==> flow/design.v <==
module ntt_16point(
    input wire clk,
    input wire rst,
    input wire start,
    input wire [111:0] data_in,
    output reg done,
    output reg [6:0] result_0,
    output reg [6:0] result_1,
    output reg [6:0] result_2,
    output reg [6:0] result_3,
    output reg [6:0] result_4,
    output reg [6:0] result_5,
    output reg [6:0] result_6,
    output reg [6:0] result_7,
    output reg [6:0] result_8,
    output reg [6:0] result_9,
    output reg [6:0] result_10,
    output reg [6:0] result_11,
    output reg [6:0] result_12,
    output reg [6:0] result_13,
    output reg [6:0] result_14,
    output reg [6:0] result_15
);
    localparam Q = 97;
    wire [6:0] omega [0:15];
    wire [6:0] input_data [0:15];
    reg [6:0] data [0:15];
    reg [3:0] stage;
    reg [4:0] i;
    reg computing;
    reg [3:0] m, k, j;
    reg [6:0] t, u, tw;
    reg [4:0] twiddle_idx;
    assign omega[0] = 1;
    assign omega[1] = 27;
    assign omega[2] = 50;
    assign omega[3] = 41;
    assign omega[4] = 96;
    assign omega[5] = 70;
    assign omega[6] = 47;
    assign omega[7] = 56;
    assign omega[8] = 1;
    assign omega[9] = 27;
    assign omega[10] = 50;
    assign omega[11] = 41;
    assign omega[12] = 96;
    assign omega[13] = 70;
    assign omega[14] = 47;
    assign omega[15] = 56;
    genvar gk;
    generate
        for (gk = 0; gk < 16; gk = gk + 1) begin : g_in
            assign input_data[gk] = data_in[7*gk +: 7];
        end
    endgenerate
    function [6:0] mod_mult;
        input [6:0] a;
        input [6:0] b;
        reg [13:0] temp;
        begin
            temp = a * b;
            mod_mult = temp % Q;
        end
    endfunction
    function [6:0] mod_add;
        input [6:0] a;
        input [6:0] b;
        reg [7:0] temp;
        begin
            temp = a + b;
            if (temp >= Q)
                mod_add = temp - Q;
            else
                mod_add = temp[6:0];
        end
    endfunction
    function [6:0] mod_sub;
        input [6:0] a;
        input [6:0] b;
        reg signed [7:0] temp;
        begin
            temp = a - b;
            if (temp < 0)
                mod_sub = temp + Q;
            else
                mod_sub = temp[6:0];
        end
    endfunction
    function [3:0] bit_reverse;
        input [3:0] idx;
        begin
            bit_reverse = {idx[0], idx[1], idx[2], idx[3]};
        end
    endfunction
    always @(posedge clk) begin
        if (rst) begin
            done <= 0;
            computing <= 0;
            stage <= 0;
            i <= 0;
        end else begin
            if (start && !computing) begin
                data[0] <= input_data[bit_reverse(0)];
                data[1] <= input_data[bit_reverse(1)];
                data[2] <= input_data[bit_reverse(2)];
                data[3] <= input_data[bit_reverse(3)];
                data[4] <= input_data[bit_reverse(4)];
                data[5] <= input_data[bit_reverse(5)];
                data[6] <= input_data[bit_reverse(6)];
                data[7] <= input_data[bit_reverse(7)];
                data[8] <= input_data[bit_reverse(8)];
                data[9] <= input_data[bit_reverse(9)];
                data[10] <= input_data[bit_reverse(10)];
                data[11] <= input_data[bit_reverse(11)];
                data[12] <= input_data[bit_reverse(12)];
                data[13] <= input_data[bit_reverse(13)];
                data[14] <= input_data[bit_reverse(14)];
                data[15] <= input_data[bit_reverse(15)];
                computing <= 1;
                done <= 0;
                stage <= 0;
                i <= 0;
            end else if (computing) begin
                if (stage < 4) begin
                    if (i < 16) begin
                        m = 1 << stage;   
                        k = i >> (stage + 1);   
                        j = i & ((1 << (stage + 1)) - 1);   
                        if (j < m) begin
                            twiddle_idx = (j << (4 - stage - 1)) & 15;
                            tw = omega[twiddle_idx];
                            t = mod_mult(tw, data[i + m]);
                            u = data[i];
                            data[i] <= mod_add(u, t);
                            data[i + m] <= mod_sub(u, t);
                        end
                        i <= i + 1;
                    end else begin
                        i <= 0;
                        stage <= stage + 1;
                    end
                end else begin
                    result_0 <= data[0];
                    result_1 <= data[1];
                    result_2 <= data[2];
                    result_3 <= data[3];
                    result_4 <= data[4];
                    result_5 <= data[5];
                    result_6 <= data[6];
                    result_7 <= data[7];
                    result_8 <= data[8];
                    result_9 <= data[9];
                    result_10 <= data[10];
                    result_11 <= data[11];
                    result_12 <= data[12];
                    result_13 <= data[13];
                    result_14 <= data[14];
                    result_15 <= data[15];
                    done <= 1;
                    computing <= 0;
                end
            end
        end
    end
endmodule
export LEC_CHECK = 0
export CAP_MARGIN = 20
export CORE_MARGIN = 2
export CORE_UTILIZATION = 72
export CTS_CLUSTER_DIAMETER = 354
export CTS_CLUSTER_SIZE = 94
export PLACE_DENSITY = 0.38
export SLEW_MARGIN = 20
export TNS_END_PERCENT = 10
create_clock -name core_clock -period 8.16 [get_ports {clk}]
run.sh (not shown) runs the stock make flow with config.mk's settings and CLKGATE_MAP_FILE=.
The starting point aborted during detailed placement.
Edit:
--- a/flow/config.mk
+++ b/flow/config.mk
@@ -9,7 +9,5 @@
 export CORE_MARGIN = 2
-export CORE_UTILIZATION = 72
-export CTS_CLUSTER_DIAMETER = 354
-export CTS_CLUSTER_SIZE = 94
-export PLACE_DENSITY = 0.38
+export CORE_UTILIZATION = 66
+export CTS_CLUSTER_SIZE = 95
+export PLACE_DENSITY = 0.37
 export SLEW_MARGIN = 20
-export TNS_END_PERCENT = 10
==> flow/constraint.sdc (replaced) <==
create_clock -name core_clock -period 12.8 [get_ports {clk}]
set_input_delay 2.5600 -clock core_clock [delete_from_list [all_inputs] [get_ports {clk}]]
set_output_delay 2.5600 -clock core_clock [all_outputs]
set_load 0.01 [all_outputs]
Outcome: Now the flow aborted during clock tree synthesis. Die size goes up by 8.9%. Area after synthesis does not change. Synthesized cell count is unchanged.
Edit:
--- a/flow/config.mk
+++ b/flow/config.mk
@@ -9,5 +9,4 @@
 export CORE_MARGIN = 2
-export CORE_UTILIZATION = 66
-export CTS_CLUSTER_SIZE = 95
-export PLACE_DENSITY = 0.37
+export CORE_UTILIZATION = 58
+export SETUP_SLACK_MARGIN = 2.37
 export SLEW_MARGIN = 20
==> flow/constraint.sdc (replaced) <==
create_clock -name core_clock -period 16.0 [get_ports {clk}]
set_input_delay 3.2000 -clock core_clock [delete_from_list [all_inputs] [get_ports {clk}]]
set_output_delay 3.2000 -clock core_clock [all_outputs]
set_load 0.01 [all_outputs]
Now the flow produced a clean layout.
Synthesized area does not change.
Die area came out higher by about 13%.
Synthesized cell count does not change.
Edit:
--- a/flow/config.mk
+++ b/flow/config.mk
@@ -7,6 +7,12 @@
 export LEC_CHECK = 0
+export ABC_AREA = 1
 export CAP_MARGIN = 20
+export CORE_ASPECT_RATIO = 0.5
 export CORE_MARGIN = 2
-export CORE_UTILIZATION = 58
-export SETUP_SLACK_MARGIN = 2.37
+export CORE_UTILIZATION = 72
+export CTS_CLUSTER_DIAMETER = 354
+export CTS_CLUSTER_SIZE = 94
+export PLACE_DENSITY = 0.38
+export SETUP_SLACK_MARGIN = 1.87
 export SLEW_MARGIN = 20
+export TNS_END_PERCENT = 10
==> flow/constraint.sdc (replaced) <==
create_clock -name core_clock -period 8.16 [get_ports {clk}]
set_input_delay 1.6320 -clock core_clock [delete_from_list [all_inputs] [get_ports {clk}]]
set_output_delay 1.6320 -clock core_clock [all_outputs]
set_load 0.01 [all_outputs]
The changed run never finished: it broke off in detailed placement.
Die area shrinks by 18%.
Area after synthesis grows by 0.89%.
Synthesized cell count grows by 26%.
Edit:
==> flow/config.mk (replaced) <==
export PLATFORM = sky130hd
export DESIGN_NAME = ntt_16point
export DESIGN_NICKNAME = ntt_16point
export VERILOG_FILES = /design/flow/design.v
export SDC_FILE = /design/flow/constraint.sdc
export NUM_CORES = 4
export LEC_CHECK = 0
export ABC_AREA = 1
export CAP_MARGIN = 20
export CORE_MARGIN = 2
export CORE_UTILIZATION = 72
export CTS_CLUSTER_DIAMETER = 400
export CTS_CLUSTER_SIZE = 95
export PLACE_DENSITY = 0.37
export SLEW_MARGIN = 20
==> flow/constraint.sdc (replaced) <==
create_clock -name core_clock -period 12.8 [get_ports {clk}]
set_input_delay 2.5600 -clock core_clock [delete_from_list [all_inputs] [get_ports {clk}]]
set_output_delay 2.5600 -clock core_clock [all_outputs]
set_load 0.01 [all_outputs]
Effect: The changed run ended with an error in clock tree synthesis (DPL-0038); die size hardly moves; synthesized area is unchanged; synthesized cell count stays the same.
Edit:
--- a/flow/config.mk
+++ b/flow/config.mk
@@ -8,8 +8,8 @@
 export ABC_AREA = 1
-export CAP_MARGIN = 20
+export CAP_MARGIN = 25
 export CORE_MARGIN = 2
-export CORE_UTILIZATION = 72
-export CTS_CLUSTER_DIAMETER = 400
-export CTS_CLUSTER_SIZE = 95
-export PLACE_DENSITY = 0.37
+export CORE_UTILIZATION = 16
+export CTS_CLUSTER_SIZE = 15
+export HOLD_SLACK_MARGIN = -0.03
+export SETUP_SLACK_MARGIN = 2.36
 export SLEW_MARGIN = 20
==> flow/constraint.sdc (replaced) <==
create_clock -name core_clock -period 16.0 [get_ports {clk}]
set_input_delay 3.2000 -clock core_clock [delete_from_list [all_inputs] [get_ports {clk}]]
set_output_delay 3.2000 -clock core_clock [all_outputs]
set_load 0.01 [all_outputs]
Effect:
- With this change the flow passed the timing, DRC and antenna checks
- die area goes up to 4.4 times its value
- area after synthesis does not change
- synthesized cell count does not change
